`design/flow/config.mk`:
```
export PLATFORM = sky130hd
export DESIGN_NAME = boron_dec
export DESIGN_NICKNAME = boron_dec
export VERILOG_FILES = /design/flow/design.v
export SDC_FILE = /design/flow/constraint.sdc
export NUM_CORES = 4
export LEC_CHECK = 0
export ABC_AREA = 1
export CAP_MARGIN = 5
export CELL_PAD_IN_SITES_DETAIL_PLACEMENT = 2
export CELL_PAD_IN_SITES_GLOBAL_PLACEMENT = 2
export CORE_MARGIN = 2
export CORE_UTILIZATION = 53
export CTS_CLUSTER_DIAMETER = 224
export CTS_CLUSTER_SIZE = 52
export GPL_ROUTABILITY_DRIVEN = 1
export GPL_TIMING_DRIVEN = 0
export MAX_ROUTING_LAYER = met4
export SETUP_SLACK_MARGIN = 0.22
export SLEW_MARGIN = 0
export TNS_END_PERCENT = 20
```
`design/flow/design.v`:
```
module s_box (
    input [3:0] i_sb, output [3:0] o_sb
);
    assign o_sb[0] = (!i_sb[3]&!i_sb[2]&i_sb[1]) | (!i_sb[2]&i_sb[1]&i_sb[0]) 
    | (!i_sb[3]&i_sb[2]&!i_sb[1]) | (i_sb[2]&!i_sb[1]&i_sb[0]) | 
    (i_sb[3]&!i_sb[2]&!i_sb[1]&!i_sb[0]) | (i_sb[3]&i_sb[2]&i_sb[1]&!i_sb[0]);
    assign o_sb[1] = (!i_sb[3]&!i_sb[2]&!i_sb[0]) | (!i_sb[3]&!i_sb[1]&!i_sb[0]) | (i_sb[2]&i_sb[1]&i_sb[0]) 
| (i_sb[3]&!i_sb[2]&i_sb[0]) | (i_sb[3]&i_sb[2]&i_sb[1]);
    assign o_sb[2] = (!i_sb[3]&!i_sb[2]&!i_sb[1]) | (!i_sb[2]&!i_sb[1]&!i_sb[0]) | (!i_sb[3]&i_sb[2]&!i_sb[0]) 
| (i_sb[3]&i_sb[1]&i_sb[0]) | (i_sb[3]&i_sb[2]&i_sb[0]);
    assign o_sb[3] = (!i_sb[3]&!i_sb[2]&!i_sb[0]) | (!i_sb[3]&i_sb[1]&!i_sb[0]) | (!i_sb[3]&i_sb[2]&i_sb[0]) 
| (i_sb[3]&!i_sb[1]&!i_sb[0]) | (i_sb[3]&!i_sb[2]&i_sb[1]&i_sb[0]);
endmodule
module block_shuffle (
    input [15:0] i_bs, output [15:0] o_bs
);
    assign o_bs = {i_bs[7:4], i_bs[3:0], i_bs[15:12], i_bs[11:8]};
endmodule
module round_permutation #(
    parameter [5:0] shift = 5'b0000,
    parameter [7:0] data_length = 8'd16
)(
    input [data_length - 1:0] i_rp,  output [data_length - 1:0] o_rp
); 
assign o_rp = (i_rp << shift) | (i_rp >> (data_length - shift));
endmodule
module key_scheduler (
    input clk, rst, input [4:0] round_counter, input [79:0] i_ks_oldkey, output [79:0] o_ks_newkey 
);
    wire [79:0] level_shift;
    wire [79:0] level_sbox;
    wire [4:0] xor_rc;
    round_permutation #(.shift(13), .data_length(80)) rp (.i_rp(i_ks_oldkey), .o_rp(level_shift));
    s_box sb(.i_sb(level_shift[3:0]), .o_sb(level_sbox[3:0]));
    assign level_sbox[79:4] = level_shift[79:4];
    assign xor_rc = level_sbox[63:59]^(round_counter -1);
    assign o_ks_newkey = {level_sbox[79:64], xor_rc, level_sbox[58:0]};
endmodule
module dec_s_box (
    input [3:0] i_sb, output reg [3:0] o_sb 
);
    always @(*) begin
        case(i_sb)
        4'h0: o_sb = 4'hA;
        4'h1: o_sb = 4'h3;
        4'h2: o_sb = 4'h9;
        4'h3: o_sb = 4'hE;
        4'h4: o_sb = 4'h1;
        4'h5: o_sb = 4'hD;
        4'h6: o_sb = 4'hF;
        4'h7: o_sb = 4'h4;
        4'h8: o_sb = 4'hC;
        4'h9: o_sb = 4'h5;
        4'hA: o_sb = 4'h7;
        4'hB: o_sb = 4'h2;
        4'hC: o_sb = 4'h6;
        4'hD: o_sb = 4'h8;
        4'hE: o_sb = 4'h0;
        4'hF: o_sb = 4'hB;
        endcase
    end
endmodule
module dec_block_shuffle (
    input [15:0] i_bs, output [15:0] o_bs
);
    block_shuffle bs (i_bs, o_bs);
endmodule
module dec_round_permutation #(
    parameter [5:0] shift = 5'b0000,
    parameter [7:0] data_length = 8'd16
)(
    input [data_length - 1:0] i_rp,  output [data_length - 1:0] o_rp
); 
    assign o_rp = (i_rp >> shift) | (i_rp << (data_length - shift));
endmodule
module dec_XOR_layer (
    input [63:0] i_xor, output [63:0] o_xor
);
    assign o_xor = {(i_xor[63:48]^i_xor[47:32]), (i_xor[47:32]^i_xor[31:16]^i_xor[15:0]),(i_xor[63:48]^i_xor[47:32]^i_xor[31:16]), (i_xor[31:16]^i_xor[15:0])};
endmodule
module dec_permutation_layer (
    input [63:0] i_pl, output [63:0] o_pl
);
    wire [63:0] rp2bs;
    wire [63:0] xor2rp;
    dec_XOR_layer xl(.i_xor(i_pl), .o_xor(xor2rp));
            dec_round_permutation #(.shift(1), .data_length(16)) rp0(.i_rp(xor2rp[(16*0 + 15):16*0]), .o_rp(rp2bs[15:0]));
            dec_round_permutation #(.shift(4), .data_length(16)) rp1(.i_rp(xor2rp[(16*1 + 15):16*1]), .o_rp(rp2bs[(16 + 15):16*1]));
            dec_round_permutation #(.shift(7), .data_length(16)) rp2(.i_rp(xor2rp[(16*2 + 15):16*2]), .o_rp(rp2bs[(16*2 + 15):16*2]));
            dec_round_permutation #(.shift(9), .data_length(16)) rp3(.i_rp(xor2rp[(16*3 + 15):16*3]), .o_rp(rp2bs[(16*3 + 15):16*3]));
    genvar i;
    generate
        for (i = 0; i < 4; i = i +1 ) begin
            dec_block_shuffle bs(.i_bs(rp2bs[(16*i + 15):16*i]), .o_bs(o_pl[(16*i + 15):16*i]));
        end
    endgenerate
endmodule
module dec_add_round_key (
    input [63:0] i_ark_cipher, input [63:0] i_ark_key,
    output [63:0] o_ark_msg
);
    wire [63:0] sb2xor;
    wire [63:0] pl2sb;
    dec_permutation_layer pl(.i_pl(i_ark_cipher), .o_pl(pl2sb));
    genvar j;
    generate    
    for(j=0; j < 16; j = j + 1) begin
            dec_s_box sb(.i_sb(pl2sb[(4*j + 3):4*j]), .o_sb(sb2xor[(4*j + 3):4*j]));
        end
    endgenerate
    assign o_ark_msg = i_ark_key ^ sb2xor;
endmodule
module dec_key_scheduler (
    input clk, rst, input [4:0] round_counter, input [79:0] i_ks_oldkey, output [79:0] o_ks_newkey 
);
    wire [79:0] level_shift;
    wire [79:0] level_sbox;
    wire [4:0] xor_rc;
    assign {level_sbox[79:64], xor_rc, level_sbox[58:0]} = i_ks_oldkey;
    assign level_sbox[63:59] = xor_rc ^(round_counter -1);
    assign level_shift[79:4] = level_sbox[79:4];
    dec_s_box sb(.i_sb(level_sbox[3:0]), .o_sb(level_shift[3:0]));
    dec_round_permutation #(.shift(13), .data_length(80)) rp (.i_rp(level_shift), .o_rp(o_ks_newkey));
endmodule
module boron_dec (
    input  clk, rst, start, input [63:0] plain_text, input [79:0] master_key,
    output reg done, output reg [63:0] cipher_text
);
    parameter IDLE = 3'b000, KEYGEN = 3'b011, ROUND = 3'b001;
    reg [2:0] reg_sm_main;
    reg [4:0] reg_round_counter;
    reg [63:0] reg_plaintext;
    wire [63:0] reg_nextplaintext;
    reg [79:0] reg_key;
    wire [79:0] reg_nextkey, dec_reg_nextkey;
    key_scheduler ks(.clk(clk), .rst(rst), .round_counter(reg_round_counter), .i_ks_oldkey(reg_key), .o_ks_newkey(reg_nextkey));
    dec_key_scheduler dks(.clk(clk), .rst(rst), .round_counter(reg_round_counter), .i_ks_oldkey(reg_key), .o_ks_newkey(dec_reg_nextkey));
    dec_add_round_key ark(.i_ark_cipher(reg_plaintext), .i_ark_key(dec_reg_nextkey[63:0]), .o_ark_msg(reg_nextplaintext));
    always @(posedge clk ) begin
        if(!rst) begin
            reg_sm_main <= IDLE;
            done <= 1'b0;
        end
        else begin
            done <= 1'b0;
            case (reg_sm_main)
                IDLE:  
                    if(start) begin
                        reg_plaintext <= plain_text;
                        reg_key <= master_key;
                        reg_sm_main <= KEYGEN;
                        reg_round_counter <= 5'd1;
                    end
                    else
                        reg_sm_main <= IDLE;
                KEYGEN:
                    if(reg_round_counter < 25) begin
                        reg_key <= reg_nextkey;
                        reg_round_counter <= reg_round_counter + 1;
                        reg_sm_main <= KEYGEN;
                    end else begin
                        reg_sm_main <= ROUND;
                        reg_plaintext <= (reg_nextkey[63:0] ^ reg_plaintext);
                        reg_key <= reg_nextkey;
                    end
                ROUND:
                    if(reg_round_counter > 1) begin
                        reg_plaintext <= reg_nextplaintext;
                        reg_key <= dec_reg_nextkey;
                        reg_round_counter <= reg_round_counter - 1;
                        reg_sm_main <= ROUND;
                    end
                    else begin
                        cipher_text <= reg_nextplaintext;
                        done <= 1'b1;
                        reg_sm_main <= IDLE;
                    end
                default:
                    reg_sm_main <= IDLE;
            endcase
        end
    end
endmodule
```
`design/flow/constraint.sdc`:
```
create_clock -name core_clock -period 3.99 [get_ports {clk}]
set_input_delay 0.7980 -clock core_clock [delete_from_list [all_inputs] [get_ports {clk}]]
set_output_delay 0.7980 -clock core_clock [all_outputs]
set_load 0.01 [all_outputs]
```
`design/flow/run.sh`:
```
#!/bin/bash
# the make line also repeats each setting of config.mk as NAME=value (left out here)
make -C /OpenROAD-flow-scripts/flow DESIGN_CONFIG=/design/flow/config.mk WORK_HOME=/design/flow/orfs CLKGATE_MAP_FILE= finish
```
==> out/metrics.csv, run 1 <==
stage;metric;value;unit
yosys;Seq cells post-synth;221;
yosys;ys cells;2077;
yosys;Synthesis Warnings;2;
yosys;Adder Area Share;0.09460;
floorplanning;core area;29800;um2
yosys;Synth Area in Compound Gates;0.1136;
run_status;status;stopped before the end;
floorplanning;row count;63;
yosys;Yosys top cell by instances;nand2_1;
yosys;main logic family after synthesis;simple AND/OR/NAND/NOR gates;
yosys;post-synthesis sequential area ratio;0.4063;
yosys;Chip Area, Yosys;16140;um2
run_status;First Err;[ERROR GPL-0301] Utilization 102.421 % exceeds 100%.;
yosys;async set-or-reset flop fraction in the synthesized netlist;0;
floorplanning;Starting Density;0.5416;
yosys;Main area contributors;edfxtp_1, nand2_1, ha_1;
yosys;cell type with the highest aggregate area in the netlist;edfxtp_1;
yosys;Yosys cell types;42;
floorplanning;Die Height;178.5;um
yosys;mean post-synth cell area;7.769;um2
yosys;Post-Synth Simple-Gate Area;0.2681;
yosys;Synth Net Count;2346;
yosys;Post-synth EDFFs;213;
yosys;top area contributor share;0.3964;
floorplanning;Die Width;178.5;um
yosys;Cells after Synth;2077;
yosys;xor+xnor area frac;0.03900;
yosys;Mapped Area;16140;um2
yosys;MUX area fraction;0;
floorplanning;chip area;31860;um2
yosys;Most common reg cell;edfxtp_1;
run_status;Stopped at;global placement without I/O (3_1_place_gp_skip_io);
yosys;Synth top cells by count;nand2_1, inv_1, edfxtp_1;
==> run 2: changes to the inputs <==
Settings changed: CAP_MARGIN 5 to 20, CELL_PAD_IN_SITES_DETAIL_PLACEMENT 2 to default, CELL_PAD_IN_SITES_GLOBAL_PLACEMENT 2 to default, CORE_UTILIZATION 53 to 72, CTS_CLUSTER_DIAMETER 224 to default, CTS_CLUSTER_SIZE 52 to 10, GPL_ROUTABILITY_DRIVEN 1 to default, GPL_TIMING_DRIVEN 0 to default, MAX_ROUTING_LAYER met4 to default, SETUP_SLACK_MARGIN 0.22 to 1.46, SLEW_MARGIN 0 to 20, TNS_END_PERCENT 20 to 10.
Clock period 3.99 ns to 4.97 ns, I/O delays scaled along.
==> run 2 against run 1 <==
Against the previous run:
- now clean on timing, DRC and antenna
- synthesized area unchanged
- synthesized cell count unchanged
- die area down 26%
==> out/metrics.csv, run 2 <==
stage;metric;value;unit
cells_and_area;Final Util;0.8771;
timing;RSZ-0062 raised after global routing;false;
yosys;Yosys cell types;42;
critical_path;crit path cell chain;clkdlybuf4s50_1 > inv_1 > nand2_1 > nand2_1 > nor2_4 > nand2_4 > inv_4 > buf_4 > nand2_1 > nand2_1 > nand2_1 > nand2_1;
min_path;WHS Path Cells;2;
power;clock-net power;1.80;mW
flow_run;# Max-Cap Violations;0;
critical_path;crit path to;dks.sb.o_sb[2]$_DFF_P_;
floorplanning;core area;21890;um2
timing;Highest Clock Rate;0.3289;GHz
yosys;Synth top cells by count;nand2_1, inv_1, edfxtp_1;
run_status;status;timing/DRC/antenna clean;
yosys;Synth Area in Compound Gates;0.1136;
clocking;Root Buffer;clkbuf_16;
clocking;CTS tree;yes;
clocking;Num CTS Buffers;26;
grt;GRT Residual Overflow;0;
routing;Avg WL per Cell;21.61;um
power;Internal;3.854;mW
yosys;Main area contributors;edfxtp_1, nand2_1, ha_1;
min_path;worst min path class;flop to flop;
flow_run;OpenROAD warnings;133;
critical_path;r2r setup slk;2000;ps
min_path;Hold Crit Start;dks.sb.o_sb[0]$_DFF_P_;
clocking;H-Tree Depth;1;
yosys;Adder Area Share;0.09460;
routing;vias;16770;
critical_path;largest fanout on the critical path;57;
power;Comb pwr share;0.300;
clocking;Clock transition at path regs;60;ps
yosys;xor+xnor area frac;0.03900;
place;placed instance area;18450;um2
critical_path;worst-case reg-to-reg path depth;5;
routing;drt total wl;55410;um
timing;Setup-failing EPs final;0;
clocking;clk latency late pin;540;ps
timing;Post-Route Skew;10.62;ps
critical_path;Setup crit start;start;
critical_path;reg2reg end;reg_key[46]$_DFFE_PN_;
timing;Slew Viols, Final;0;
critical_path;CP arrival;3520;ps
cells_and_area;Filler cells;1090;
grt;vias in the first global route;16260;
routing;vias per inst;6.539;
power;P_sw;2.133;mW
timing;setup TNS;0;ps
grt;initial antenna violation count;1;
yosys;Post-synth EDFFs;213;
clocking;CTS Sinks;221;
yosys;main logic family after synthesis;simple AND/OR/NAND/NOR gates;
place;port bufs;211;
clocking;Clock Path Buffers;3;
cells_and_area;Area Overhead vs Synth;18.98;%
clocking;Post-CTS Setup Repair Bufs;0;
cells_and_area;fin nets;2540;
routing;DR iter-0 viols;2739;
yosys;Seq cells post-synth;221;
critical_path;Crit path buffers/inverters;4;
timing;worst-margin pin slew;1052;ps
floorplanning;Top-Level Pins;212;
power;switching share of power;0.3562;
grt;largest net degree at the start of global routing;77;
floorplanning;chip area;23630;um2
clocking;hold_buf cts;0;
yosys;Post-Synth Simple-Gate Area;0.2681;
timing;final hold vios;0;
power;Power Combinational;1.80;mW
power;Max IR drop VDD;0.0002403;V
critical_path;crit-path leading delay family;buffers and inverters;
cells_and_area;design area;19200;um2
floorplanning;row count;54;
power;Power Dens Cells;311.8;nW/um2
floorplanning;Starting Density;0.7371;
yosys;Most common reg cell;edfxtp_1;
critical_path;Worst path max stage delay;750;ps
place;Routability Congestion;0.9633;
routing;number of nets with antenna violations after routing;0;
critical_path;Worst setup EP type;flop;
yosys;Mapped Area;16140;um2
yosys;mean post-synth cell area;7.769;um2
power;Overall Power;5.986;mW
power;Seq group;2.39;mW
timing;Rel. slew slack;0.2985;
yosys;Yosys top cell by instances;nand2_1;
yosys;async set-or-reset flop fraction in the synthesized netlist;0;
yosys;Synthesis Warnings;2;
timing;minimum clock period;3040;ps
place;Post-DP HPWL;38470;um
critical_path;WP depth;12;
yosys;Cells after Synth;2077;
critical_path;WP data required;5450;ps
floorplanning;Die Height;153.7;um
clocking;post-CTS resize count;0;
timing;Final period util;0.6117;
yosys;MUX area fraction;0;
routing;Pre-antenna DRT Iters;9;
routing;Remaining DRCs;0;
power;Top power group;registers;
min_path;hold endpoint;reg_key[67]$_DFFE_PN_;
yosys;Chip Area, Yosys;16140;um2
yosys;top area contributor share;0.3964;
floorplanning;Die Width;153.7;um
power;Leak;8.922;nW
grt;first-pass GRT wire length;85030;um
critical_path;startpoint types;input pin;
grt;GRT Total Usage;0.4549;
yosys;cell type with the highest aggregate area in the netlist;edfxtp_1;
power;clock power share;0.301;
critical_path;reg2reg start;reg_sm_main[1]$_DFF_P_;
yosys;post-synthesis sequential area ratio;0.4063;
yosys;ys cells;2077;
critical_path;slowest cell on the critical path;buf_4;
power;Flop pwr share;0.399;
critical_path;Top cell by count, worst path;nand2_1;
yosys;Synth Net Count;2346;
critical_path;CP Class;input pin to flop;
==> run 2: through the flow <==
stage,hold WS (ps),worst slack (ps),cells
after floorplan,499.3,762.2,2077
after global placement,524.0,1531,2523
after detailed placement,528.3,1425,2523
after CTS,541.8,1949,2563
after global routing,562.5,1827,2563
final,544.8,1930,2564
==> run 2: layout make-up <==
cell class	count	area (um2)	area share
well taps	280	350.3	0.01825
repair buffers	221	2187	0.1139
clock inverters	1	3.754	0.0001955
inverters	272	1023	0.05331
multi-input cells	1529	8330	0.4339
diodes	1	2.502	0.0001303
clock buffers	39	740.7	0.03858
flip-flops and latches	221	6561	0.3417
==> run 2: per-layer routing <==
metal,vias to the layer above,GRT usage,share of wire
li1,7229,-,-
met1,7464,0.5430,0.32
met2,1636,0.7215,0.45
met3,436,0.1232,0.15
met4,0,0.3097,0.085
met5,-,0,0
==> run 3: changes to the inputs <==
Settings changed: ABC_AREA 1 to default, CAP_MARGIN 20 to 40, CORE_UTILIZATION 72 to 31, CTS_CLUSTER_DIAMETER from default to 109, CTS_CLUSTER_SIZE 10 to default, GPL_TIMING_DRIVEN from default to 1, PLACE_DENSITY_LB_ADDON from default to 0.05, SETUP_SLACK_MARGIN 1.46 to -0.12, TNS_END_PERCENT 10 to 25.
Clock period 4.97 ns to 2.0 ns, I/O delays scaled along.
==> run 3 against run 2 <==
Against the previous run:
- synthesized cell count down 39%
- die area up 110%
- clock power rose to 3.0 times the previous value
- synthesized area down 8.5%
- combinational power rose to 5.1 times the previous value
- largest cell class unchanged
- via count down 28%
- first-iteration DRC count down 74%
- sequential power rose to 2.5 times the previous value
- now fails the layout checks on negative setup slack
- final cell count down 3.9%
==> out/metrics.csv, run 3 <==
stage;metric;value;unit
run_status;status;failed layout checks;
run_status;SO Viols;negative setup slack;
power;clock-net power;5.39;mW
min_path;WHS Path Cells;3;
min_path;hold endpoint;reg_sm_main[0]$_DFF_P_;
power;Top power group;combinational logic;
yosys;Adder Area Share;0.1034;
place;port bufs;211;
yosys;main logic family after synthesis;XOR/XNOR gates;
critical_path;startpoint types;flop;
yosys;Main area contributors;edfxtp_1, ha_1, xnor2_1;
floorplanning;row count;79;
yosys;post-synthesis sequential area ratio;0.4443;
yosys;xor+xnor area frac;0.1418;
routing;DR WL met3;2112;um
cells_and_area;Comb gate area;9502;um2
critical_path;crit-path leading delay family;XOR/XNOR gates;
clocking;CTS tree;yes;
routing;Max Used Layer;met5;
routing;number of nets with antenna violations after routing;0;
grt;initial antenna violation count;1;
critical_path;crit path to;reg_plaintext[27]$_DFFE_PP_;
timing;setup TNS;-72280;ps
min_path;Hold Crit Start;rst;
yosys;Seq cells post-synth;221;
yosys;top area contributor share;0.4334;
floorplanning;Top-Level Pins;212;
yosys;Post-synth EDFFs;213;
yosys;mean post-synth cell area;11.66;um2
grt;vias in the first global route;12340;
yosys;async set-or-reset flop fraction in the synthesized netlist;0;
grt;GRT Residual Overflow;0;
power;Seq group;6.05;mW
clocking;clk latency late pin;580;ps
yosys;Synth top cells by count;edfxtp_1, nand2_1, xnor2_1;
floorplanning;Starting Density;0.3157;
critical_path;WP data required;2310;ps
yosys;Post-Synth Simple-Gate Area;0.07342;
cells_and_area;fin nets;2105;
power;Overall Power;20.68;mW
critical_path;slowest cell on the critical path;mux4_2;
routing;vias per inst;4.890;
place;pre-CTS WS;-934.8;ps
min_path;worst min path class;input pin to flop;
timing;Slew Viols, Final;0;
floorplanning;core area;46750;um2
timing;worst-margin pin slew;561.4;ps
clocking;Clock transition at path regs;70;ps
timing;Final WS setup;-658.0;ps
place;Routability Congestion;0.8625;
clocking;Num CTS Buffers;28;
timing;Highest Clock Rate;0.3762;GHz
routing;Avg WL per Cell;21.79;um
cells_and_area;FF/Latch Area;6564;um2
critical_path;Top cell by count, worst path;xor2_4;
timing;Final period util;1.329;
clocking;Root Buffer;clkbuf_16;
critical_path;crit path cell chain;xor2_2 > xor2_4 > buf_6 > ha_4 > inv_2 > mux4_2 > xor2_4 > a221o_1;
floorplanning;Die Height;222.2;um
timing;minimum clock period;2658;ps
routing;antenna cells;0;
floorplanning;chip area;49370;um2
routing;Pre-antenna DRT Iters;5;
timing;Post-Route Skew;22.39;ps
yosys;cell type with the highest aggregate area in the netlist;edfxtp_1;
yosys;Synth Area in Compound Gates;0.1129;
yosys;Mapped Area;14760;um2
power;switching share of power;0.3242;
grt;GRT Total Usage;0.2124;
routing;routed length on met2;26000;um
cells_and_area;design area;23850;um2
critical_path;Crit path buffers/inverters;2;
power;Max IR drop VDD;0.0006344;V
critical_path;reg2reg end;reg_plaintext[27]$_DFFE_PP_;
yosys;ys cells;1266;
routing;drt total wl;53710;um
power;Flop pwr share;0.293;
critical_path;CP arrival;2970;ps
yosys;Most common reg cell;edfxtp_1;
critical_path;Worst path max stage delay;500;ps
routing;DR iter-0 viols;725;
clocking;Clock Path Buffers;3;
power;Power Dens Cells;867.2;nW/um2
clocking;CTS Sinks;221;
cells_and_area;Final Util;0.5100;
power;Comb pwr share;0.446;
timing;RSZ-0062 raised after global routing;true;
critical_path;Worst setup EP type;flop;
routing;Remaining DRCs;0;
power;Leak;9.418;nW
floorplanning;Die Width;222.2;um
power;clock power share;0.261;
critical_path;r2r setup slk;-660;ps
grt;largest net degree at the start of global routing;99;
critical_path;Setup crit start;reg_plaintext[36]$_DFFE_PP_;
yosys;Synth Net Count;1535;
critical_path;CP Class;flop to flop;
clocking;H-Tree Depth;1;
yosys;MUX area fraction;0.08343;
yosys;Chip Area, Yosys;14760;um2
cells_and_area;Filler cells;4193;
timing;final hold vios;0;
critical_path;worst-case reg-to-reg path depth;8;
grt;first-pass GRT wire length;78520;um
yosys;Cells after Synth;1266;
yosys;Yosys top cell by instances;edfxtp_1;
power;Internal;13.98;mW
power;Power Combinational;9.23;mW
timing;Setup-failing EPs final;279;
yosys;Yosys cell types;52;
critical_path;WP depth;8;
clocking;hold_buf cts;0;
routing;vias;12050;
flow_run;OpenROAD warnings;133;
place;Post-DP HPWL;39220;um
flow_run;# Max-Cap Violations;0;
yosys;Synthesis Warnings;2;
critical_path;reg2reg start;reg_plaintext[36]$_DFFE_PP_;
cells_and_area;Area Overhead vs Synth;61.58;%
place;placed instance area;19890;um2
critical_path;largest fanout on the critical path;3;
timing;Rel. slew slack;0.6257;
power;P_sw;6.704;mW
routing;DRT met1 WL;24430;um
-- run 3: layout make-up --
cell class,instances,share of cell area
clock inverter,23,0.009970
multi-input combinational,887,0.3985
timing repair buffer,598,0.2355
tap,607,0.03185
clock buffer,29,0.03043
sequential,221,0.2753
inverter,100,0.01852
-- run 3: metal layers --
layer | track usage | up-vias
li1 | - | 5686
met1 | 0.2970 | 6030
met2 | 0.3511 | 279
met3 | 0.02552 | 57
met4 | 0.05013 | 2
met5 | 0 | -
-- run 3: through the flow --
step	std cells	hold slack (ps)
2_1_floorplan	1266	487.3
3_3_place_gp	2337	505.5
3_5_place_dp	2337	523.4
4_1_cts	2431	431.9
5_1_grt	2465	476.4
6_report	2465	455.7
-- run 3: timing repair --
| item | in CTS | in global routing |
|---|---|---|
| cloned | 2 | 1 |
| endpoints found under the setup margin | 255 | 293 |
| pin swaps | 71 | 124 |
| setup buffers | 46 | 69 |
| gates resized | 229 | 241 |
==> run 4: changes to the inputs <==
Settings changed: CAP_MARGIN 40 to 20, CORE_UTILIZATION 31 to 70, CTS_CLUSTER_DIAMETER 109 to default, CTS_CLUSTER_SIZE from default to 49, GPL_TIMING_DRIVEN 1 to default, HOLD_SLACK_MARGIN from default to 0.29, PLACE_DENSITY_LB_ADDON 0.05 to default, SETUP_SLACK_MARGIN -0.12 to -0.21, TNS_END_PERCENT 25 to 65.
Clock period 2.0 ns to 2.03 ns, I/O delays scaled along.
==> run 4 against run 3 <==
Against the previous run:
- the run now fails in clock tree synthesis (4_1_cts)
- synthesized area stayed put
- die area decreased by 55%
- synthesized cell count unchanged
==> out/metrics.csv, run 4 <==
stage;metric;value;unit
floorplanning;Top-Level Pins;212;
yosys;Synth Net Count;1535;
yosys;Synthesis Warnings;2;
yosys;Synth top cells by count;edfxtp_1, nand2_1, xnor2_1;
yosys;Yosys top cell by instances;edfxtp_1;
yosys;post-synthesis sequential area ratio;0.4443;
floorplanning;core area;20890;um2
yosys;top area contributor share;0.4334;
yosys;Post-Synth Simple-Gate Area;0.07342;
yosys;Yosys cell types;52;
floorplanning;Die Height;149.2;um
yosys;Cells after Synth;1266;
yosys;async set-or-reset flop fraction in the synthesized netlist;0;
place;pre-CTS WS;-895.8;ps
yosys;Chip Area, Yosys;14760;um2
yosys;Synth Area in Compound Gates;0.1129;
run_status;Stopped at;clock tree synthesis (4_1_cts);
yosys;ys cells;1266;
yosys;Post-synth EDFFs;213;
yosys;cell type with the highest aggregate area in the netlist;edfxtp_1;
place;Routability Congestion;0.9435;
place;placed instance area;19730;um2
place;Post-DP HPWL;40920;um
yosys;mean post-synth cell area;11.66;um2
yosys;main logic family after synthesis;XOR/XNOR gates;
run_status;First Err;[ERROR DPL-0038] Utilization greater than 100%, impossible to legalize;
yosys;Main area contributors;edfxtp_1, ha_1, xnor2_1;
run_status;status;stopped before the end;
floorplanning;Die Width;149.2;um
yosys;Seq cells post-synth;221;
yosys;Most common reg cell;edfxtp_1;
floorplanning;chip area;22260;um2
place;port bufs;211;
yosys;Mapped Area;14760;um2
floorplanning;Starting Density;0.7065;
yosys;MUX area fraction;0.08343;
yosys;Adder Area Share;0.1034;
yosys;xor+xnor area frac;0.1418;
floorplanning;row count;53;
[run 4: per-stage QoR]
step,setup TNS [ps],std cells
global placement,-114170,1968
detailed placement,-135820,1968
floorplan,-136050,1266
==> run 5: changes to the inputs <==
Settings changed: CORE_UTILIZATION 70 to 57, CTS_CLUSTER_SIZE 49 to default, SETUP_SLACK_MARGIN -0.21 to default, TNS_END_PERCENT 65 to 5.
Clock period 2.03 ns to 1.95 ns, I/O delays scaled along.
==> run 5 against run 4 <==
Against the previous run:
- the layout now fails its checks (negative setup slack)
- synthesized cell count stayed put
- die area is 22% higher
- synthesized area stayed put
==> out/metrics.csv, run 5 <==
stage;metric;value;unit
critical_path;Worst setup EP type;flop;
routing;vias per inst;5.943;
floorplanning;Starting Density;0.5827;
timing;setup TNS;-118270;ps
clocking;CTS tree;yes;
min_path;worst min path class;input pin to flop;
yosys;Cells after Synth;1266;
place;Post-DP HPWL;33730;um
yosys;MUX area fraction;0.08343;
yosys;mean post-synth cell area;11.66;um2
power;Top power group;combinational logic;
critical_path;reg2reg start;reg_plaintext[20]$_DFFE_PP_;
grt;initial antenna violation count;0;
yosys;Yosys top cell by instances;edfxtp_1;
floorplanning;Die Width;164.9;um
routing;antenna cells;0;
yosys;async set-or-reset flop fraction in the synthesized netlist;0;
power;Flop pwr share;0.320;
clocking;Num CTS Buffers;25;
run_status;status;failed layout checks;
yosys;post-synthesis sequential area ratio;0.4443;
timing;minimum clock period;2718;ps
min_path;WHS Path Cells;3;
power;Comb pwr share;0.429;
routing;number of nets with antenna violations after routing;0;
yosys;Chip Area, Yosys;14760;um2
critical_path;worst-case reg-to-reg path depth;8;
yosys;Most common reg cell;edfxtp_1;
grt;vias in the first global route;12520;
clocking;clk latency late pin;550;ps
yosys;main logic family after synthesis;XOR/XNOR gates;
clocking;Clock transition at path regs;60;ps
routing;Remaining DRCs;0;
flow_run;OpenROAD warnings;137;
floorplanning;row count;58;
floorplanning;core area;25330;um2
flow_run;# Max-Cap Violations;0;
cells_and_area;Layout Cells excl Fill;2128;
routing;DR iter-0 viols;1461;
yosys;Synth top cells by count;edfxtp_1, nand2_1, xnor2_1;
yosys;top area contributor share;0.4334;
power;Max IR drop VDD;0.0007122;V
yosys;xor+xnor area frac;0.1418;
timing;Slew Viols, Final;0;
floorplanning;Die Height;164.9;um
critical_path;CP Class;flop to flop;
yosys;Adder Area Share;0.1034;
routing;drt total wl;49930;um
yosys;cell type with the highest aggregate area in the netlist;edfxtp_1;
critical_path;Worst path max stage delay;520;ps
clocking;Clock Path Buffers;3;
grt;largest net degree at the start of global routing;101;
yosys;Yosys cell types;52;
timing;worst-margin pin slew;605.5;ps
yosys;Synth Area in Compound Gates;0.1129;
timing;final hold vios;0;
grt;GRT Total Usage;0.3482;
grt;first-pass GRT wire length;70730;um
timing;RSZ-0062 raised after global routing;true;
power;P_sw;6.280;mW
power;clock power share;0.252;
power;clock-net power;4.89;mW
timing;hold_ws;497.8;ps
critical_path;largest fanout on the critical path;3;
power;Internal;13.16;mW
place;Cell Count Post-Placement;2035;
critical_path;slowest cell on the critical path;edfxtp_1;
power;Power Combinational;8.34;mW
critical_path;reg2reg end;reg_plaintext[38]$_DFFE_PP_;
floorplanning;chip area;27190;um2
timing;Setup-failing EPs final;274;
timing;Final period util;1.394;
power;Leak;8.806;nW
critical_path;crit-path leading delay family;XOR/XNOR gates;
yosys;Synthesis Warnings;2;
min_path;hold endpoint;reg_key[4]$_DFFE_PN_;
timing;Post-Route Skew;22.14;ps
yosys;ys cells;1266;
yosys;Synth Net Count;1535;
routing;Avg WL per Cell;23.46;um
place;Routability Congestion;0.9313;
clocking;CTS Sinks;221;
clocking;H-Tree Depth;1;
clocking;Root Buffer;clkbuf_16;
critical_path;startpoint types;flop;
yosys;Post-Synth Simple-Gate Area;0.07342;
yosys;Post-synth EDFFs;213;
power;Power Dens Cells;896.1;nW/um2
critical_path;Crit path buffers/inverters;2;
critical_path;CP arrival;3000;ps
place;port bufs;211;
critical_path;WP depth;8;
critical_path;crit path cell chain;xnor2_2 > xor2_2 > inv_2 > buf_6 > ha_4 > mux4_2 > xnor2_2 > a221o_1;
routing;vias;12650;
routing;Pre-antenna DRT Iters;5;
floorplanning;Top-Level Pins;212;
critical_path;Top cell by count, worst path;xnor2_2;
critical_path;Setup crit start;reg_plaintext[20]$_DFFE_PP_;
timing;Final WS setup;-768.2;ps
cells_and_area;fin nets;2048;
yosys;Mapped Area;14760;um2
timing;Rel. slew slack;0.5963;
place;pre-CTS WS;-994.6;ps
cells_and_area;Filler cells;1323;
critical_path;r2r setup slk;-770;ps
cells_and_area;Area Overhead vs Synth;46.97;%
yosys;Main area contributors;edfxtp_1, ha_1, xnor2_1;
grt;GRT Residual Overflow;0;
run_status;SO Viols;negative setup slack;
min_path;Hold Crit Start;master_key[4];
timing;Highest Clock Rate;0.3679;GHz
yosys;Seq cells post-synth;221;
power;Seq group;6.21;mW
critical_path;crit path to;reg_plaintext[38]$_DFFE_PP_;
critical_path;WP data required;2230;ps
power;switching share of power;0.3231;
-- run 5: final cells by class --
cell class | count | area [um2] | share of cell area
clock buffers | 33 | 685.7 | 0.03161
clock inverters | 13 | 151.4 | 0.006980
flip-flops and latches | 221 | 6561 | 0.3025
well taps | 330 | 412.9 | 0.01904
inverters | 100 | 414.1 | 0.01909
multi-input cells | 887 | 8663 | 0.3994
repair buffers | 544 | 4801 | 0.2213
-- run 5: routing by layer --
metal	wire, um	vias up	global-route usage
met5	0	-	0
met4	2414	0	0.1664
met3	4764	149	0.06931
met2	23980	790	0.5609
met1	18770	6160	0.4547
li1	-	5548	-
-- run 5: repair_timing --
item / 4_1_cts / 5_1_grt
pin swaps: 55 / 51
setup endpoints to repair: 345 / 336
setup buffers: 29 / 20
gates resized: 154 / 89
hold buffers: 0 / 0
-- run 5: metrics by stage --
stage / util / total power, mW / area [um2]
after floorplan: - / 9.768 / 14810
after global placement: 0.7642 / 12.86 / 19350
after detailed placement: 0.7642 / 13.05 / 19350
after CTS: 0.8346 / 18.60 / 21140
after global routing: 0.8564 / 20.09 / 21690
final: 0.8564 / 19.44 / 21690
==> run 6: changes to the inputs <==
Settings changed: ABC_AREA from default to 0, CELL_PAD_IN_SITES_DETAIL_PLACEMENT from default to 2, CORE_ASPECT_RATIO from default to 1.79, CORE_MARGIN 2 to 9, CORE_UTILIZATION 57 to 29, CTS_CLUSTER_DIAMETER from default to 170, GPL_ROUTABILITY_DRIVEN from default to 0, GPL_TIMING_DRIVEN from default to 1, HOLD_SLACK_MARGIN 0.29 to default, MAX_ROUTING_LAYER from default to met4, MIN_ROUTING_LAYER from default to met2, PLACE_DENSITY_LB_ADDON from default to 0.03, SETUP_SLACK_MARGIN from default to 0.43, TNS_END_PERCENT 5 to 50.
Clock period 1.95 ns to 5.76 ns, I/O delays scaled along.
==> run 6 against run 5 <==
Against the previous run:
- now clean on timing, DRC and antenna
- clock-buffer cell count decreased by 3
- die area is 120% higher
- critical path depth decreased by 1
- hold slack improved by 24 ps
- synthesized cell count is the same
- register-to-register slack gained 2800 ps
- maximum frequency shrank 27%
- clock power shrank 64%
- cell area down 15%
- utilization shrank 49 points
==> out/metrics.csv, run 6 <==
stage;metric;value;unit
power;clock power share;0.300;
clocking;hold_buf cts;0;
yosys;MUX area fraction;0.08343;
min_path;WHS Path Cells;2;
power;Max IR drop VDD;0.0001900;V
yosys;Synth top cells by count;edfxtp_1, nand2_1, xnor2_1;
clocking;Num CTS Buffers;25;
cells_and_area;Layout Cells excl Fill;2150;
grt;GRT Residual Overflow;0;
yosys;Adder Area Share;0.1034;
floorplanning;Starting Density;0.2930;
critical_path;WP data required;6070;ps
yosys;Main area contributors;edfxtp_1, ha_1, xnor2_1;
yosys;Yosys top cell by instances;edfxtp_1;
floorplanning;Die Width;186.6;um
yosys;Mapped Area;14760;um2
power;Comb pwr share;0.329;
cells_and_area;design area;18490;um2
routing;Remaining DRCs;0;
place;Post-DP HPWL;44020;um
routing;vias per inst;6.749;
yosys;post-synthesis sequential area ratio;0.4443;
yosys;top area contributor share;0.4334;
routing;DR iter-0 viols;2200;
critical_path;crit-path leading delay family;XOR/XNOR gates;
cells_and_area;fin nets;1727;
place;pre-CTS WS;1468;ps
grt;GRT Total Usage;0.3154;
critical_path;crit path to;reg_plaintext[41]$_DFFE_PP_;
clocking;CTS tree;yes;
timing;Final WS setup;2011;ps
floorplanning;row count;110;
clocking;Clock transition at path regs;70;ps
timing;Post-Route Skew;21.02;ps
yosys;mean post-synth cell area;11.66;um2
grt;vias in the first global route;17610;
clocking;Root Buffer;clkbuf_16;
critical_path;startpoint types;flop;
timing;final hold vios;0;
grt;largest net degree at the start of global routing;63;
yosys;cell type with the highest aggregate area in the netlist;edfxtp_1;
power;Top power group;registers;
timing;worst-margin pin slew;1091;ps
routing;Avg WL per Cell;28.49;um
min_path;Hold Crit Start;dks.sb.o_sb[3]$_DFF_P_;
cells_and_area;Filler cells;5360;
min_path;worst min path class;flop to flop;
yosys;Synth Area in Compound Gates;0.1129;
yosys;Yosys cell types;52;
yosys;Seq cells post-synth;221;
yosys;Post-synth EDFFs;213;
floorplanning;core area;50370;um2
power;Internal;3.744;mW
power;Overall Power;5.844;mW
clocking;clk latency late pin;570;ps
clocking;CTS Sinks;221;
critical_path;worst-case reg-to-reg path depth;7;
critical_path;slowest cell on the critical path;xnor2_1;
clocking;Post-CTS Setup Repair Bufs;0;
routing;Pre-antenna DRT Iters;6;
timing;Slew Viols, Final;0;
power;Seq group;2.16;mW
critical_path;crit path cell chain;xnor2_2 > xnor2_1 > inv_1 > ha_1 > mux4_2 > xnor2_1 > a221o_1;
critical_path;largest fanout on the critical path;9;
flow_run;OpenROAD warnings;131;
power;Power Dens Cells;316.0;nW/um2
clocking;post-CTS resize count;0;
yosys;Synth Net Count;1535;
timing;Rel. slew slack;0.2673;
power;Leak;7.009;nW
critical_path;Crit path buffers/inverters;1;
flow_run;# Max-Cap Violations;0;
yosys;Most common reg cell;edfxtp_1;
floorplanning;Die Height;319.8;um
critical_path;WP depth;7;
routing;vias;14510;
critical_path;r2r setup slk;2010;ps
grt;initial antenna violation count;0;
yosys;Post-Synth Simple-Gate Area;0.07342;
timing;Highest Clock Rate;0.2667;GHz
timing;minimum clock period;3749;ps
routing;drt total wl;61260;um
run_status;status;timing/DRC/antenna clean;
grt;first-pass GRT wire length;87550;um
yosys;Synthesis Warnings;2;
power;Flop pwr share;0.370;
timing;RSZ-0062 raised after global routing;false;
yosys;xor+xnor area frac;0.1418;
critical_path;reg2reg start;reg_plaintext[23]$_DFFE_PP_;
yosys;async set-or-reset flop fraction in the synthesized netlist;0;
power;clock-net power;1.75;mW
min_path;hold endpoint;reg_key[70]$_DFFE_PN_;
timing;Setup-failing EPs final;0;
yosys;Chip Area, Yosys;14760;um2
critical_path;Worst setup EP type;flop;
timing;setup TNS;0;ps
floorplanning;Top-Level Pins;212;
yosys;Cells after Synth;1266;
place;placed instance area;17620;um2
critical_path;Setup crit start;reg_plaintext[23]$_DFFE_PP_;
power;Power Combinational;1.93;mW
cells_and_area;Area Overhead vs Synth;25.31;%
yosys;main logic family after synthesis;XOR/XNOR gates;
timing;Final period util;0.6509;
clocking;H-Tree Depth;1;
critical_path;Worst path max stage delay;880;ps
yosys;ys cells;1266;
place;Cell Count Post-Placement;2102;
floorplanning;chip area;59680;um2
place;port bufs;211;
clocking;Clock Path Buffers;3;
critical_path;Top cell by count, worst path;xnor2_1;
critical_path;CP Class;flop to flop;
routing;number of nets with antenna violations after routing;0;
critical_path;CP arrival;4060;ps
critical_path;reg2reg end;reg_plaintext[41]$_DFFE_PP_;
power;switching share of power;0.3593;
power;P_sw;2.100;mW
run 6: layout make-up:
type / instances / area (um2) / area share
antenna: 2 / 5.005 / 0.0002706
clock buffer: 30 / 644.4 / 0.03484
multi-input combinational: 887 / 7645 / 0.4134
inverter: 100 / 377.9 / 0.02043
timing repair buffer: 223 / 2227 / 0.1204
tap: 672 / 840.8 / 0.04547
sequential: 221 / 6564 / 0.3549
clock inverter: 15 / 188.9 / 0.01022
run 6: per-layer routing:
metal / routed length (um) / global-route usage
met5: 0 / -
met4: 2271 / 0.03498
met3: 25210 / 0.3948
met2: 33780 / 0.3817
met1: 0 / -
run 6: through the flow:
stage,util,hold WS [ps]
3_3_place_gp,0.3498,512.6
2_1_floorplan,-,487.3
4_1_cts,0.3663,531.4
5_1_grt,0.3670,581.7
6_report,0.3671,521.9
3_5_place_dp,0.3498,517.8
==> run 7: changes to the inputs <==
Settings changed: ABC_AREA 0 to default, CELL_PAD_IN_SITES_DETAIL_PLACEMENT 2 to default, CORE_ASPECT_RATIO 1.79 to default, CORE_MARGIN 9 to 2, CORE_UTILIZATION 29 to 57, CTS_CLUSTER_DIAMETER 170 to default, CTS_CLUSTER_SIZE from default to 37, GPL_ROUTABILITY_DRIVEN 0 to default, GPL_TIMING_DRIVEN 1 to default, HOLD_SLACK_MARGIN from default to 0.3, MAX_ROUTING_LAYER met4 to default, MIN_ROUTING_LAYER met2 to default, PLACE_DENSITY_LB_ADDON 0.03 to default, SETUP_SLACK_MARGIN 0.43 to default, TNS_END_PERCENT 50 to default.
Clock period 5.76 ns to 2.31 ns, I/O delays scaled along.
==> run 7 against run 6 <==
Against the previous run:
- now fails the layout checks on negative setup slack
- maximum frequency grew 35%
- critical path depth is the same
- sequential share of layout area shrank 7.1 points
- final cell count decreased by 0.70%
- largest power group is now combinational logic
- non-clock buffer count is 329 higher
- global-route usage up 6.4 points
- sequential cell count unchanged
- clock skew down 4.0 ps
- via count decreased by 3.2%
- register-to-register slack worse by 2500 ps
- clock power grew 140%
==> out/metrics.csv, run 7 <==
stage;metric;value;unit
run_status;status;failed layout checks;
run_status;SO Viols;negative setup slack;
yosys;Synthesis Warnings;2;
critical_path;Worst setup EP type;flop;
timing;Rel. slew slack;0.2041;
power;Power Combinational;8.26;mW
power;Seq group;5.30;mW
critical_path;CP arrival;3060;ps
flow_run;# Max-Cap Violations;0;
routing;Pre-antenna DRT Iters;8;
yosys;Synth top cells by count;edfxtp_1, nand2_1, xnor2_1;
yosys;async set-or-reset flop fraction in the synthesized netlist;0;
power;Comb pwr share;0.467;
clocking;clk latency late pin;540;ps
critical_path;WP depth;7;
power;Overall Power;17.68;mW
critical_path;r2r setup slk;-460;ps
yosys;Cells after Synth;1266;
critical_path;reg2reg start;reg_plaintext[52]$_DFFE_PP_;
critical_path;Top cell by count, worst path;xor2_4;
grt;vias in the first global route;13100;
critical_path;slowest cell on the critical path;mux4_2;
critical_path;CP Class;flop to flop;
floorplanning;Die Width;164.9;um
power;Top power group;combinational logic;
grt;initial antenna violation count;2;
min_path;worst min path class;flop to flop;
critical_path;Crit path buffers/inverters;1;
grt;first-pass GRT wire length;76500;um
place;port bufs;211;
routing;Avg WL per Cell;29.32;um
power;clock power share;0.233;
clocking;Root Buffer;clkbuf_16;
yosys;cell type with the highest aggregate area in the netlist;edfxtp_1;
grt;GRT Residual Overflow;0;
place;Routability Congestion;0.9055;
yosys;Synth Area in Compound Gates;0.1129;
timing;worst-margin pin slew;1194;ps
critical_path;WP data required;2600;ps
clocking;CTS Sinks;221;
timing;setup TNS;-20650;ps
routing;antenna cells;0;
floorplanning;chip area;27190;um2
timing;final hold vios;0;
clocking;Clock Path Buffers;3;
floorplanning;core area;25330;um2
routing;Remaining DRCs;0;
yosys;mean post-synth cell area;11.66;um2
critical_path;startpoint types;flop;
clocking;Clock transition at path regs;70;ps
yosys;Most common reg cell;edfxtp_1;
yosys;Mapped Area;14760;um2
power;Max IR drop VDD;0.0006243;V
critical_path;crit-path leading delay family;XOR/XNOR gates;
yosys;Yosys cell types;52;
power;clock-net power;4.12;mW
critical_path;worst-case reg-to-reg path depth;7;
flow_run;OpenROAD warnings;137;
min_path;hold endpoint;reg_key[67]$_DFFE_PN_;
place;Post-DP HPWL;34320;um
min_path;WHS Path Cells;2;
critical_path;largest fanout on the critical path;4;
critical_path;crit path cell chain;xor2_4 > xor2_4 > inv_4 > ha_4 > mux4_2 > xor2_4 > a221o_1;
yosys;Post-Synth Simple-Gate Area;0.07342;
power;Internal;11.42;mW
yosys;MUX area fraction;0.08343;
timing;Slew Viols, Final;0;
clocking;CTS tree;yes;
power;Power Dens Cells;764.6;nW/um2
min_path;Hold Crit Start;dks.sb.o_sb[0]$_DFF_P_;
yosys;Yosys top cell by instances;edfxtp_1;
cells_and_area;Area Overhead vs Synth;56.71;%
power;switching share of power;0.3544;
routing;vias;14050;
routing;number of nets with antenna violations after routing;0;
timing;Final WS setup;-464.3;ps
cells_and_area;Filler cells;866;
yosys;main logic family after synthesis;XOR/XNOR gates;
clocking;H-Tree Depth;1;
critical_path;Worst path max stage delay;560;ps
timing;Final period util;1.201;
yosys;Seq cells post-synth;221;
cells_and_area;Layout Cells excl Fill;2135;
yosys;xor+xnor area frac;0.1418;
timing;Setup-failing EPs final;102;
critical_path;reg2reg end;reg_plaintext[27]$_DFFE_PP_;
yosys;ys cells;1266;
routing;vias per inst;6.580;
timing;Highest Clock Rate;0.3605;GHz
routing;drt total wl;62600;um
yosys;Main area contributors;edfxtp_1, ha_1, xnor2_1;
cells_and_area;fin nets;2056;
timing;Post-Route Skew;17.00;ps
clocking;Num CTS Buffers;25;
floorplanning;Starting Density;0.5827;
critical_path;Setup crit start;reg_plaintext[52]$_DFFE_PP_;
yosys;post-synthesis sequential area ratio;0.4443;
yosys;Post-synth EDFFs;213;
power;Flop pwr share;0.300;
grt;GRT Total Usage;0.3790;
timing;minimum clock period;2774;ps
timing;RSZ-0062 raised after global routing;true;
yosys;top area contributor share;0.4334;
yosys;Adder Area Share;0.1034;
clocking;hold_buf cts;0;
yosys;Chip Area, Yosys;14760;um2
floorplanning;row count;58;
yosys;Synth Net Count;1535;
power;P_sw;6.267;mW
routing;DR iter-0 viols;2089;
floorplanning;Top-Level Pins;212;
power;Leak;9.123;nW
place;Cell Count Post-Placement;2013;
floorplanning;Die Height;164.9;um
critical_path;crit path to;reg_plaintext[27]$_DFFE_PP_;
grt;largest net degree at the start of global routing;105;
## run 7: metal layers
metal,track usage,up-vias,part of all wire
li1,-,5582,-
met1,0.4839,6786,0.32
met2,0.6542,1313,0.48
met3,0.05650,362,0.12
met4,0.1466,6,0.079
met5,0,-,0.00056
## run 7: metrics by stage
stage | setup slack, ps | hold WS (ps) | area, um2 | util
floorplan | -575.1 | 487.3 | 15410 | -
global placement | -555.8 | 501.4 | 19830 | 0.7828
detailed placement | -609.0 | 499.7 | 19830 | 0.7828
CTS | -277.2 | 514.7 | 22030 | 0.8697
global route | -544.6 | 553.3 | 23130 | 0.9132
finish | -464.3 | 515.3 | 23130 | 0.9132
## run 7: timing repair
action / in CTS / in global routing
endpoints found under the setup margin: 191 / 143
buffers inserted: 59 / 53
cloned: 1 / 2
resized: 189 / 173
pin swaps: 80 / 104
endpoints found under the hold margin: 0 / 0
## run 7: area by class of cell
| cell class | count | area [um2] | share of cell area |
|---|---|---|---|
| multi-input combinational | 887 | 9728 | 0.4206 |
| tap | 330 | 412.9 | 0.01785 |
| clock buffer | 27 | 643.1 | 0.02781 |
| sequential | 221 | 6561 | 0.2837 |
| inverter | 100 | 454.2 | 0.01964 |
| clock inverter | 18 | 171.4 | 0.007412 |
| timing repair buffer | 552 | 5156 | 0.2229 |
==> run 8: changes to the inputs <==
Settings changed: CORE_UTILIZATION 57 to 69, CTS_CLUSTER_DIAMETER from default to 31, CTS_CLUSTER_SIZE 37 to 50, HOLD_SLACK_MARGIN 0.3 to -0.09, PLACE_DENSITY_LB_ADDON from default to 0.3, SETUP_SLACK_MARGIN from default to -0.22, TNS_END_PERCENT from default to 15.
Clock period 2.31 ns to 3.73 ns, I/O delays scaled along.
==> run 8 against run 7 <==
Against the previous run:
- critical endpoint is now reg_plaintext[39]$_DFFE_PP_
- critical path depth stayed put
- largest cell class unchanged
- cell area shrank 19%
- via count decreased by 12%
- largest power group is now clock
- sequential cell count unchanged
- setup slack gained 840 ps
- register-to-register slack better by 840 ps
- the run now finishes clean
- combinational power down 66%
==> out/metrics.csv, run 8 <==
stage;metric;value;unit
flow_run;# Max-Cap Violations;0;
clocking;Post-CTS Setup Repair Bufs;0;
floorplanning;Top-Level Pins;212;
yosys;MUX area fraction;0.08343;
yosys;Cells after Synth;1266;
yosys;Synthesis Warnings;2;
clocking;Clock Path Buffers;3;
critical_path;crit path cell chain;xnor2_2 > xor2_1 > inv_1 > ha_1 > mux4_2 > xor2_1 > a221o_1;
yosys;post-synthesis sequential area ratio;0.4443;
timing;Setup-failing EPs final;0;
power;switching share of power;0.3126;
power;clock-net power;4.36;mW
power;Top power group;clock;
routing;drt total wl;48220;um
grt;first-pass GRT wire length;72300;um
routing;Remaining DRCs;0;
power;Power Combinational;2.82;mW
floorplanning;Starting Density;0.7020;
floorplanning;row count;53;
critical_path;Setup crit start;reg_plaintext[20]$_DFFE_PP_;
cells_and_area;Layout Cells excl Fill;1790;
critical_path;r2r setup slk;370;ps
yosys;Post-synth EDFFs;213;
min_path;worst min path class;flop to flop;
power;Overall Power;10.49;mW
yosys;Yosys top cell by instances;edfxtp_1;
power;clock power share;0.416;
yosys;Chip Area, Yosys;14760;um2
power;Internal;7.209;mW
grt;largest net degree at the start of global routing;141;
clocking;clk latency late pin;550;ps
critical_path;WP depth;7;
power;P_sw;3.278;mW
timing;Slew Viols, Final;0;
clocking;Num CTS Buffers;45;
yosys;top area contributor share;0.4334;
timing;Post-Route Skew;32.45;ps
critical_path;Crit path buffers/inverters;1;
critical_path;crit path to;reg_plaintext[39]$_DFFE_PP_;
yosys;main logic family after synthesis;XOR/XNOR gates;
power;Max IR drop VDD;0.0004235;V
yosys;Yosys cell types;52;
clocking;CTS tree;yes;
grt;GRT Total Usage;0.4279;
routing;Avg WL per Cell;26.94;um
yosys;Mapped Area;14760;um2
clocking;CTS Sinks;221;
yosys;Main area contributors;edfxtp_1, ha_1, xnor2_1;
routing;vias;12330;
timing;Rel. slew slack;0.4657;
floorplanning;core area;21020;um2
cells_and_area;Area Overhead vs Synth;27.37;%
flow_run;OpenROAD warnings;133;
critical_path;Worst setup EP type;flop;
critical_path;reg2reg end;reg_plaintext[39]$_DFFE_PP_;
floorplanning;chip area;22570;um2
routing;vias per inst;6.891;
timing;hold_ws;525.3;ps
timing;final hold vios;0;
timing;worst-margin pin slew;801.5;ps
floorplanning;Die Height;150.2;um
power;Leak;7.401;nW
cells_and_area;fin nets;1750;
yosys;xor+xnor area frac;0.1418;
clocking;Root Buffer;clkbuf_16;
critical_path;Top cell by count, worst path;xor2_1;
critical_path;CP Class;flop to flop;
critical_path;WP data required;4030;ps
critical_path;Worst path max stage delay;540;ps
timing;RSZ-0062 raised after global routing;false;
routing;number of nets with antenna violations after routing;0;
yosys;Seq cells post-synth;221;
critical_path;reg2reg start;reg_plaintext[20]$_DFFE_PP_;
yosys;mean post-synth cell area;11.66;um2
min_path;WHS Path Cells;2;
yosys;Adder Area Share;0.1034;
yosys;cell type with the highest aggregate area in the netlist;edfxtp_1;
clocking;H-Tree Depth;2;
power;Flop pwr share;0.315;
min_path;hold endpoint;reg_key[69]$_DFFE_PN_;
power;Comb pwr share;0.269;
power;Seq group;3.30;mW
yosys;async set-or-reset flop fraction in the synthesized netlist;0;
yosys;ys cells;1266;
critical_path;worst-case reg-to-reg path depth;7;
critical_path;slowest cell on the critical path;xnor2_2;
critical_path;CP arrival;3660;ps
clocking;post-CTS resize count;0;
power;Power Dens Cells;557.9;nW/um2
grt;GRT Residual Overflow;0;
routing;DR iter-0 viols;1812;
timing;Highest Clock Rate;0.2979;GHz
yosys;Most common reg cell;edfxtp_1;
cells_and_area;Final Util;0.8942;
place;Routability Congestion;0.9387;
yosys;Synth top cells by count;edfxtp_1, nand2_1, xnor2_1;
min_path;Hold Crit Start;dks.sb.o_sb[2]$_DFF_P_;
place;port bufs;211;
grt;initial antenna violation count;0;
routing;Pre-antenna DRT Iters;8;
critical_path;crit-path leading delay family;XOR/XNOR gates;
grt;vias in the first global route;12400;
critical_path;largest fanout on the critical path;9;
floorplanning;Die Width;150.2;um
yosys;Synth Area in Compound Gates;0.1129;
timing;Final period util;0.9000;
critical_path;startpoint types;flop;
yosys;Post-Synth Simple-Gate Area;0.07342;
routing;antenna cells;0;
place;Cell Count Post-Placement;1709;
place;Post-DP HPWL;29580;um
yosys;Synth Net Count;1535;
clocking;Clock transition at path regs;50;ps
timing;minimum clock period;3357;ps
clocking;hold_buf cts;0;
run_status;status;timing/DRC/antenna clean;
[run 8: stage by stage]
step	instance area, um2	setup WS [ps]	setup TNS (ps)
2_1_floorplan	14760	-1272	-87570
3_3_place_gp	17190	326.4	0
3_5_place_dp	17190	273.3	0
4_1_cts	18800	450.4	0
5_1_grt	18800	289.8	0
6_report	18800	373.0	0
[run 8: routing by layer]
metal | global-route usage | wire [um]
met5 | 0 | 0
met4 | 0.2420 | 3090
met3 | 0.1079 | 6747
met2 | 0.6806 | 22470
met1 | 0.5375 | 15910
[run 8: final cells by class]
class                      instances  area (um2)
clock buffer                      49        1184
clock inverter                    32       426.7
fill                             786        2225
inverter                         100       376.6
multi-input combinational        887        7630
sequential                       221        6561
tap                              275       344.1
timing repair buffer             226        2275
==> run 9: changes to the inputs <==
Settings changed: ABC_AREA from default to 1, CELL_PAD_IN_SITES_DETAIL_PLACEMENT from default to 2, CELL_PAD_IN_SITES_GLOBAL_PLACEMENT from default to 1, CORE_UTILIZATION 69 to 40, CTS_CLUSTER_DIAMETER 31 to 224, CTS_CLUSTER_SIZE 50 to default, GPL_TIMING_DRIVEN from default to 0, HOLD_SLACK_MARGIN -0.09 to default, PLACE_DENSITY_LB_ADDON 0.3 to default, SETUP_SLACK_MARGIN -0.22 to 0.86, TNS_END_PERCENT 15 to default.
Clock period 3.73 ns to 5.0 ns, I/O delays scaled along.
==> run 9 against run 8 <==
Against the previous run:
- still clean on timing, DRC and antenna
- synthesized cell count increased by 64%
- clock power decreased by 55%
- clock-buffer cell count decreased by 12
- via count increased by 39%
- clock skew increased by 9.7 ps
- critical endpoint is now dks.sb.o_sb[3]$_DFF_P_
- largest cell class unchanged
- highest routed layer is now met5
==> out/metrics.csv, run 9 <==
stage;metric;value;unit
run_status;status;timing/DRC/antenna clean;
place;Routability Congestion;0.9375;
routing;vias;17090;
critical_path;r2r setup slk;1620;ps
cells_and_area;FF/Latch Area;6556;um2
yosys;Synth Area in Compound Gates;0.1136;
critical_path;WP data required;5500;ps
place;port bufs;211;
routing;DR iter-0 viols;1492;
yosys;Synthesis Warnings;2;
yosys;post-synthesis sequential area ratio;0.4063;
timing;final hold vios;0;
yosys;top area contributor share;0.3964;
min_path;hold endpoint;reg_key[70]$_DFFE_PN_;
critical_path;WP depth;15;
power;Top power group;registers;
critical_path;slowest cell on the critical path;inv_6;
routing;drt total wl;86080;um
clocking;H-Tree Depth;1;
min_path;WHS Path Cells;2;
timing;Slew Viols, Final;0;
yosys;Yosys top cell by instances;nand2_1;
cells_and_area;Comb gate area;8330;um2
cells_and_area;fin nets;2592;
power;clock power share;0.306;
yosys;cell type with the highest aggregate area in the netlist;edfxtp_1;
floorplanning;Die Height;204.9;um
floorplanning;Die Width;204.9;um
critical_path;reg2reg start;reg_round_counter[1]$_DFFE_PP_;
routing;Remaining DRCs;0;
power;Comb pwr share;0.324;
timing;Post-Route Skew;42.12;ps
yosys;async set-or-reset flop fraction in the synthesized netlist;0;
yosys;Post-synth EDFFs;213;
routing;number of nets with antenna violations after routing;0;
critical_path;Worst path max stage delay;710;ps
timing;worst-margin pin slew;1321;ps
min_path;Hold Crit Start;dks.sb.o_sb[3]$_DFF_P_;
min_path;worst min path class;flop to flop;
grt;GRT Residual Overflow;0;
clocking;CTS tree;yes;
critical_path;CP Class;input pin to flop;
clocking;CTS Sinks;221;
yosys;main logic family after synthesis;simple AND/OR/NAND/NOR gates;
power;Max IR drop VDD;0.0002609;V
clocking;hold_buf cts;0;
yosys;Yosys cell types;42;
yosys;Adder Area Share;0.09460;
critical_path;Top cell by count, worst path;nand2_1;
clocking;Clock transition at path regs;60;ps
grt;GRT Total Usage;0.4055;
timing;setup TNS;0;ps
routing;vias per inst;5.953;
power;clock-net power;1.97;mW
critical_path;Crit path buffers/inverters;4;
critical_path;Setup crit start;start;
timing;minimum clock period;3514;ps
critical_path;reg2reg end;dks.sb.o_sb[3]$_DFF_P_;
critical_path;largest fanout on the critical path;86;
yosys;xor+xnor area frac;0.03900;
timing;RSZ-0062 raised after global routing;false;
floorplanning;row count;73;
yosys;MUX area fraction;0;
floorplanning;chip area;41960;um2
yosys;Post-Synth Simple-Gate Area;0.2681;
power;Seq group;2.38;mW
power;Flop pwr share;0.370;
power;Power Combinational;2.09;mW
critical_path;crit-path leading delay family;buffers and inverters;
critical_path;crit path cell chain;clkdlybuf4s50_1 > inv_1 > nand2_1 > nand2_1 > nor2_4 > nand2_4 > inv_6 > nand2_1 > nand2_1 > inv_1 > ha_1 > nand3_1 > nand2_1 > nand2_1 > nand2_1;
power;Leak;9.119;nW
routing;Pre-antenna DRT Iters;6;
clocking;post-CTS resize count;0;
floorplanning;Top-Level Pins;212;
timing;Final period util;0.7029;
yosys;Synth top cells by count;nand2_1, inv_1, edfxtp_1;
clocking;Root Buffer;clkbuf_16;
clocking;Num CTS Buffers;27;
critical_path;startpoint types;input pin;
critical_path;CP arrival;4010;ps
critical_path;crit path to;dks.sb.o_sb[3]$_DFF_P_;
flow_run;OpenROAD warnings;132;
timing;Setup-failing EPs final;0;
grt;initial antenna violation count;5;
critical_path;worst-case reg-to-reg path depth;14;
yosys;Most common reg cell;edfxtp_1;
yosys;Mapped Area;16140;um2
cells_and_area;Filler cells;4489;
timing;Rel. slew slack;0.1191;
clocking;Clock Path Buffers;3;
yosys;Main area contributors;edfxtp_1, nand2_1, ha_1;
yosys;mean post-synth cell area;7.769;um2
critical_path;Worst setup EP type;flop;
power;Internal;3.918;mW
yosys;Chip Area, Yosys;16140;um2
timing;hold_ws;600.1;ps
clocking;clk latency late pin;610;ps
grt;first-pass GRT wire length;122400;um
yosys;ys cells;2077;
clocking;Post-CTS Setup Repair Bufs;0;
flow_run;# Max-Cap Violations;0;
place;Post-DP HPWL;62560;um
power;Power Dens Cells;323.2;nW/um2
grt;vias in the first global route;18470;
grt;largest net degree at the start of global routing;87;
yosys;Cells after Synth;2077;
power;switching share of power;0.3911;
yosys;Seq cells post-synth;221;
power;P_sw;2.516;mW
floorplanning;Starting Density;0.4061;
cells_and_area;Area Overhead vs Synth;23.37;%
floorplanning;core area;39730;um2
timing;Highest Clock Rate;0.2845;GHz
routing;Avg WL per Cell;29.98;um
yosys;Synth Net Count;2346;
-- run 9: metal layers --
| layer | vias to the layer above | global-route usage | wire, um |
|---|---|---|---|
| met5 | - | 0 | 41 |
| met4 | 6 | 0.2117 | 5093 |
| met3 | 274 | 0.09275 | 7976 |
| met2 | 923 | 0.6788 | 40650 |
| met1 | 8542 | 0.4856 | 32320 |
| li1 | 7347 | - | - |
-- run 9: final cells by class --
| cell class | instances | share of cell area |
|---|---|---|
| clock buffer | 37 | 0.03834 |
| antenna | 3 | 0.0003771 |
| inverter | 272 | 0.05154 |
| multi-input combinational | 1529 | 0.4185 |
| timing repair buffer | 217 | 0.1136 |
| buffer | 55 | 0.01238 |
| clock inverter | 12 | 0.002954 |
| sequential | 221 | 0.3293 |
| tap | 525 | 0.03300 |
-- run 9: stage by stage --
step	power [mW]	utilization	setup WS [ps]	cells	area [um2]
floorplan	3.493	-	1501	2077	16140
global placement	4.197	0.4760	-696.3	2813	18910
detailed placement	4.364	0.4801	1021	2819	19080
CTS	6.362	0.5008	1512	2868	19900
global route	6.636	0.5009	1317	2868	19900
finish	6.434	0.5011	1486	2871	19910
==> run 10: changes to the inputs <==
Settings changed: ABC_AREA 1 to 0, CELL_PAD_IN_SITES_DETAIL_PLACEMENT 2 to default, CELL_PAD_IN_SITES_GLOBAL_PLACEMENT 1 to default, CORE_ASPECT_RATIO from default to 1.79, CORE_UTILIZATION 40 to 55, CTS_CLUSTER_DIAMETER 224 to 170, GPL_ROUTABILITY_DRIVEN from default to 0, GPL_TIMING_DRIVEN 0 to 1, MAX_ROUTING_LAYER from default to met5, PLACE_DENSITY_LB_ADDON from default to 0.03, SETUP_SLACK_MARGIN 0.86 to 0.43, TNS_END_PERCENT from default to 50.
Clock period 5.0 ns to 2.98 ns, I/O delays scaled along.
==> run 10 against run 9 <==
Against the previous run:
- critical endpoint is now reg_plaintext[42]$_DFFE_PP_
- final cell count shrank 32%
- sequential share of layout area shrank 0.18 points
- clock-buffer cell count shrank 7
- power grew 74%
- utilization grew 25 points
- critical path type is now flop to flop
- highest routed layer is now met4
- first-iteration DRC count shrank 24%
- cell area grew 0.62%
- largest cell class unchanged
- global-route usage shrank 8.1 points
==> out/metrics.csv, run 10 <==
stage;metric;value;unit
run_status;status;timing/DRC/antenna clean;
routing;vias per inst;5.925;
clocking;Root Buffer;clkbuf_16;
cells_and_area;Comb gate area;8438;um2
timing;final hold vios;0;
grt;GRT Residual Overflow;0;
yosys;Yosys cell types;52;
routing;Pre-antenna DRT Iters;5;
yosys;MUX area fraction;0.08343;
timing;Final WS setup;280.4;ps
place;pre-CTS WS;-127.7;ps
min_path;worst min path class;flop to flop;
critical_path;CP arrival;2980;ps
critical_path;WP depth;8;
floorplanning;Starting Density;0.5564;
clocking;clk latency late pin;550;ps
power;P_sw;3.685;mW
grt;first-pass GRT wire length;69190;um
yosys;Cells after Synth;1266;
power;Seq group;4.10;mW
power;Internal;7.539;mW
critical_path;crit path to;reg_plaintext[42]$_DFFE_PP_;
cells_and_area;Area Overhead vs Synth;35.74;%
floorplanning;row count;80;
power;Flop pwr share;0.365;
yosys;Main area contributors;edfxtp_1, ha_1, xnor2_1;
critical_path;crit-path leading delay family;XOR/XNOR gates;
timing;Setup-failing EPs final;0;
yosys;Chip Area, Yosys;14760;um2
power;clock-net power;2.90;mW
clocking;H-Tree Depth;1;
cells_and_area;Filler cells;1758;
critical_path;worst-case reg-to-reg path depth;8;
floorplanning;Die Height;223.2;um
floorplanning;Die Width;126.4;um
critical_path;reg2reg end;reg_plaintext[42]$_DFFE_PP_;
routing;Avg WL per Cell;23.68;um
power;Leak;7.905;nW
timing;Final period util;0.9059;
yosys;Synth Area in Compound Gates;0.1129;
yosys;Post-Synth Simple-Gate Area;0.07342;
critical_path;CP Class;flop to flop;
timing;minimum clock period;2700;ps
timing;setup TNS;0;ps
yosys;Most common reg cell;edfxtp_1;
routing;vias;11600;
critical_path;WP data required;3260;ps
routing;Remaining DRCs;0;
yosys;main logic family after synthesis;XOR/XNOR gates;
timing;Highest Clock Rate;0.3704;GHz
yosys;Synthesis Warnings;2;
flow_run;# Max-Cap Violations;0;
yosys;post-synthesis sequential area ratio;0.4443;
yosys;xor+xnor area frac;0.1418;
place;port bufs;211;
yosys;top area contributor share;0.4334;
yosys;async set-or-reset flop fraction in the synthesized netlist;0;
critical_path;Setup crit start;reg_plaintext[24]$_DFFE_PP_;
power;Comb pwr share;0.376;
critical_path;Worst setup EP type;flop;
routing;drt total wl;46330;um
min_path;WHS Path Cells;2;
power;Top power group;combinational logic;
clocking;Clock transition at path regs;70;ps
clocking;Num CTS Buffers;23;
critical_path;crit path cell chain;xnor2_4 > xor2_2 > inv_2 > buf_6 > ha_4 > mux4_2 > xnor2_2 > a221o_1;
power;switching share of power;0.3283;
critical_path;startpoint types;flop;
routing;DR iter-0 viols;1134;
floorplanning;chip area;28210;um2
cells_and_area;FF/Latch Area;6561;um2
-- run 10: repair_timing --
action / CTS / global route
hold endpoints to repair: 0 / 0
pin swaps: 47 / 35
setup endpoints to repair: 68 / 51
gates resized: 91 / 53
buffers inserted: 52 / 24
-- run 10: layout make-up --
class / instances / share of cell area
Sequential cell: 221 / 0.3275
Inverter: 100 / 0.02061
Timing Repair Buffer: 379 / 0.1739
Clock inverter: 12 / 0.006184
Clock buffer: 30 / 0.03004
Multi-Input combinational cell: 887 / 0.4212
Tap cell: 328 / 0.02049
-- run 10: metrics by stage --
stage,area [um2],utilization,cells,hold slack (ps)
after floorplan,14810,-,1266,487.3
after global placement,17850,0.6728,1839,511.9
after detailed placement,17850,0.6728,1839,517.0
after CTS,19530,0.7361,1933,534.1
after global routing,20030,0.7552,1957,571.9
final,20030,0.7552,1957,537.3
-- run 10: per-layer routing --
layer | wire length, um | vias to the layer above | global-route usage
li1 | - | 5213 | -
met1 | 16310 | 5669 | 0.3891
met2 | 24120 | 589 | 0.5653
met3 | 3108 | 124 | 0.03549
met4 | 2803 | 0 | 0.1815
met5 | 0 | - | 0
Power is estimated from default activity; no workload was simulated.
